## delta
==> flow/design.v <==
module rtcClkDivider (
	input sys_clk,
	input rst,
	output tick_500Hz,  
	output tick_5s      
);
reg [10:0]counter1;
reg [128:0] counter2;
parameter KEYCHANGE_PERIOD = 5 ;   
localparam [128:0] ctrl = KEYCHANGE_PERIOD*10;
always @(posedge sys_clk) begin
	if (rst) begin
		counter1 <= 0;
		counter2 <= 0;
	end
	else begin
		if (counter1==999) begin
			counter1 <=counter1+1;
		end
		else if (counter1==1999) begin
			counter1 <=0;
		end
		else begin
			counter1<=counter1+1;
		end
		if (counter2==(ctrl/2-1)) begin
			counter2 <=counter2+1;
		end
		else if (counter2==(ctrl-1)) begin
			counter2 <=0;
		end
		else begin
			counter2 <=counter2+1;
		end
	end
end
assign tick_500Hz = !rst && (counter1==999) ;
assign tick_5s = !rst && (counter2==(ctrl/2-1)) ;
endmodule
module timekeeper (
	input clk,     
	input rst,
	input en,
	output[15:0] cur_time	
);
reg [15:0] ct;
always @(posedge clk) begin
	if (rst) begin
		ct <= 0;
	end
	else if (en) begin
		if (ct==16'b1111111111111111) begin
			ct<=0;
		end
		else begin
			ct<=ct+1;
		end
	end
end
assign cur_time =ct ;
endmodule
module hasher (
	input clk,     
	input rst,
	input en,
	input [15:0] cur_time,
	input [15:0] student_id,
	output [15:0] cur_hash	
);
reg [31:0] prev_hash;
reg [15:0] curhash;
always @(*) begin
	prev_hash=cur_hash;
	prev_hash=(cur_time^student_id)-prev_hash;
	prev_hash=prev_hash*prev_hash;
	prev_hash=prev_hash>>8;
	prev_hash=prev_hash & 16'b1111111111111111;
end
always @(posedge clk) begin
	if (rst) begin
		curhash <= 0;
	end
	else if (en) begin
		curhash <= prev_hash[15:0];
	end
end
assign cur_hash = curhash ;
endmodule
module buttonFsm (
	input clk,
	input rst,
	input en,
	input button,    
	output stateful_button
);
reg sb;
reg [1:0] state;
always @(posedge clk) begin
	if (rst) begin
		state <= 0;
	end
	else if (en) begin
	case(state)
	0:
	begin
		if (button) begin
			state <=3;
		end
		else begin
			state <=0;	
		end	
	end
	1:
	begin
		if (button) begin
			state <=2;
		end
		else begin
			state <=1;	
		end	
	end
	2:
	begin
		if (button) begin
			state <=2;
		end
		else begin
			state <=0;	
		end	
	end
	3:
	begin
		if (button) begin
			state <=3;
		end
		else begin
			state <=1;	
		end	
	end
	default: begin
	end
	endcase
	end
end
always @(state or button) begin
	sb=0;
	case(state)
	0:
	begin
		if (button) begin
			sb=1;
		end
		else begin
			sb=0;	
		end	
	end
	1:
	begin
		if (button) begin
			sb=0;
		end
		else begin
			sb=1;	
		end	
	end
	2:
	begin
		if (button) begin
			sb=0;
		end
		else begin
			sb=0;
		end	
	end
	3:
	begin
		if (button) begin
			sb=1;
		end
		else begin
			sb=1;
		end	
	end
	default:
	 begin
	end
	endcase
end
assign stateful_button = sb ;
endmodule
module b16toBCD (
	input [15:0] to_display,
	input enable,
	output [3:0] D5,	
	output [3:0] D4,	
	output [3:0] D3,	
	output [3:0] D2,	
	output [3:0] D1	
);
	reg [15:0] temp;
	reg [3:0] t5;	
	reg [3:0] t4;
	reg [3:0] t3;
	reg [3:0] t2;
	reg [3:0] t1;
	always @(enable or to_display) begin
		temp = to_display ;
		if (enable==0) begin
			t5 = 4'b1111 ;
			t4 = 4'b1111 ;
			t3 = 4'b1111 ;
			t2 = 4'b1111 ;
			t1 = 4'b1111 ;
		end	
		else begin
			t1 = temp % 10 ;
			temp =temp/10 ;
			t2 = temp % 10 ;
			temp =temp/10 ;
			t3 = temp % 10 ;
			temp =temp/10 ;
			t4 = temp % 10 ;
			temp =temp/10 ;
			t5 = temp % 10 ;
		end
	end
	assign D5 =t5 ;
	assign D4 = t4 ;
	assign D3 = t3 ;
	assign D2 =  t2;
	assign D1 = t1 ;
endmodule
module top (
	input sysclk,     
	input rst,        
	input button_in,
	input [15:0] student_id,
	output[3:0] D5_out,	
	output[3:0] D4_out,	
	output[3:0] D3_out,	
	output[3:0] D2_out,	
	output[3:0] D1_out		
);
wire tick500;
wire tick5s;
wire [15:0] curtime;
wire [15:0] curhash;
wire disp;
rtcClkDivider clkd(
	.sys_clk(sysclk),    
	.rst(rst),
	.tick_500Hz(tick500), 
	.tick_5s(tick5s)
	);
timekeeper timekep(
	.clk(sysclk),    
	.rst(rst),
	.en(tick5s),
	.cur_time(curtime)	
	);
hasher hs(
	.clk(sysclk),  
	.rst(rst),
	.en(tick5s),
	.cur_time(curtime),
	.student_id(student_id),
	.cur_hash(curhash)	
	);
buttonFsm button(
	.clk(sysclk),
	.rst(rst),
	.en(tick500),
	.button(button_in),    
	.stateful_button(disp)
	);
b16toBCD display(
	.to_display(curhash),
	.enable(disp),
	.D5(D5_out),	
	.D4(D4_out),
	.D3(D3_out),
	.D2(D2_out),
	.D1(D1_out)
	);
endmodule
==> flow/config.mk <==
export PLATFORM = sky130hd
export DESIGN_NAME = top
export DESIGN_NICKNAME = top
export VERILOG_FILES = /design/flow/design.v
export SDC_FILE = /design/flow/constraint.sdc
export NUM_CORES = 4
export LEC_CHECK = 0
export ABC_AREA = 1
export CAP_MARGIN = 30
export CELL_PAD_IN_SITES_DETAIL_PLACEMENT = 0
export CELL_PAD_IN_SITES_GLOBAL_PLACEMENT = 0
export CORE_ASPECT_RATIO = 0.95
export CORE_MARGIN = 2
export CORE_UTILIZATION = 72
export CTS_CLUSTER_SIZE = 70
export PLACE_DENSITY_LB_ADDON = 0.12
export SLEW_MARGIN = 20
export TNS_END_PERCENT = 100
==> flow/constraint.sdc <==
create_clock -name core_clock -period 15.5 [get_ports {sysclk}]
set_input_delay 3.1000 -clock core_clock [delete_from_list [all_inputs] [get_ports {sysclk}]]
set_output_delay 3.1000 -clock core_clock [all_outputs]
set_load 0.01 [all_outputs]
run.sh (not shown) runs the stock make flow with config.mk's settings and CLKGATE_MAP_FILE=.
delta had finished all stages when the layout checks came back failing, citing setup timing.
Setup changes, delta to sierra
# delta
export LEC_CHECK = 0
export ABC_AREA = 1
export CAP_MARGIN = 30
export CELL_PAD_IN_SITES_DETAIL_PLACEMENT = 0
export CELL_PAD_IN_SITES_GLOBAL_PLACEMENT = 0
export CORE_ASPECT_RATIO = 0.95
export CORE_MARGIN = 2
export CORE_UTILIZATION = 72
export CTS_CLUSTER_SIZE = 70
export PLACE_DENSITY_LB_ADDON = 0.12
export SLEW_MARGIN = 20
export TNS_END_PERCENT = 100
create_clock -name core_clock -period 15.5 [get_ports {sysclk}]
# sierra
export LEC_CHECK = 0
export ABC_AREA = 1
export CAP_MARGIN = 20
export CORE_MARGIN = 2
export CORE_UTILIZATION = 55
export SLEW_MARGIN = 20
create_clock -name core_clock -period 15.4 [get_ports {sysclk}]
## What came out
- sierra completed end to end; final checks failed (setup timing).
- | clock-pin slew reported for the worst setup and hold paths after clock tree synthesis | delta vs sierra | ≈ equal |
- Going from delta to sierra, count of multi-input combinational gates closely matched the old numbers, clock-buffer cell count fell 3, design area now sits higher.
- Higher proportion of power drawn by the clock network among delta and sierra: sierra
- On first-pass GRT wire length, sierra tracks delta almost exactly.
The inputs of maple differ from those of sierra as listed below.
# sierra
export LEC_CHECK = 0
export ABC_AREA = 1
export CAP_MARGIN = 20
export CORE_MARGIN = 2
export CORE_UTILIZATION = 55
export SLEW_MARGIN = 20
create_clock -name core_clock -period 15.4 [get_ports {sysclk}]
# maple
export LEC_CHECK = 0
export ABC_AREA = 1
export CAP_MARGIN = 20
export CORE_MARGIN = 2
export CORE_UTILIZATION = 71
export CTS_CLUSTER_SIZE = 40
export HOLD_SLACK_MARGIN = -0.09
export SLEW_MARGIN = 20
create_clock -name core_clock -period 12.3 [get_ports {sysclk}]
Results
- The log for maple ends in global routing (5_1_grt) with error GRT-0116, so the run never completed.
- [sierra] flow finished | final checks: failed | reasons: setup timing
- Summary of maple over sierra: number of hold buffers added after cts essentially unchanged, placed cell count increased 6.0%, die area decreased 0.0098 mm², synthesized cell count essentially unchanged.
Power is estimated from default activity; no workload was simulated.
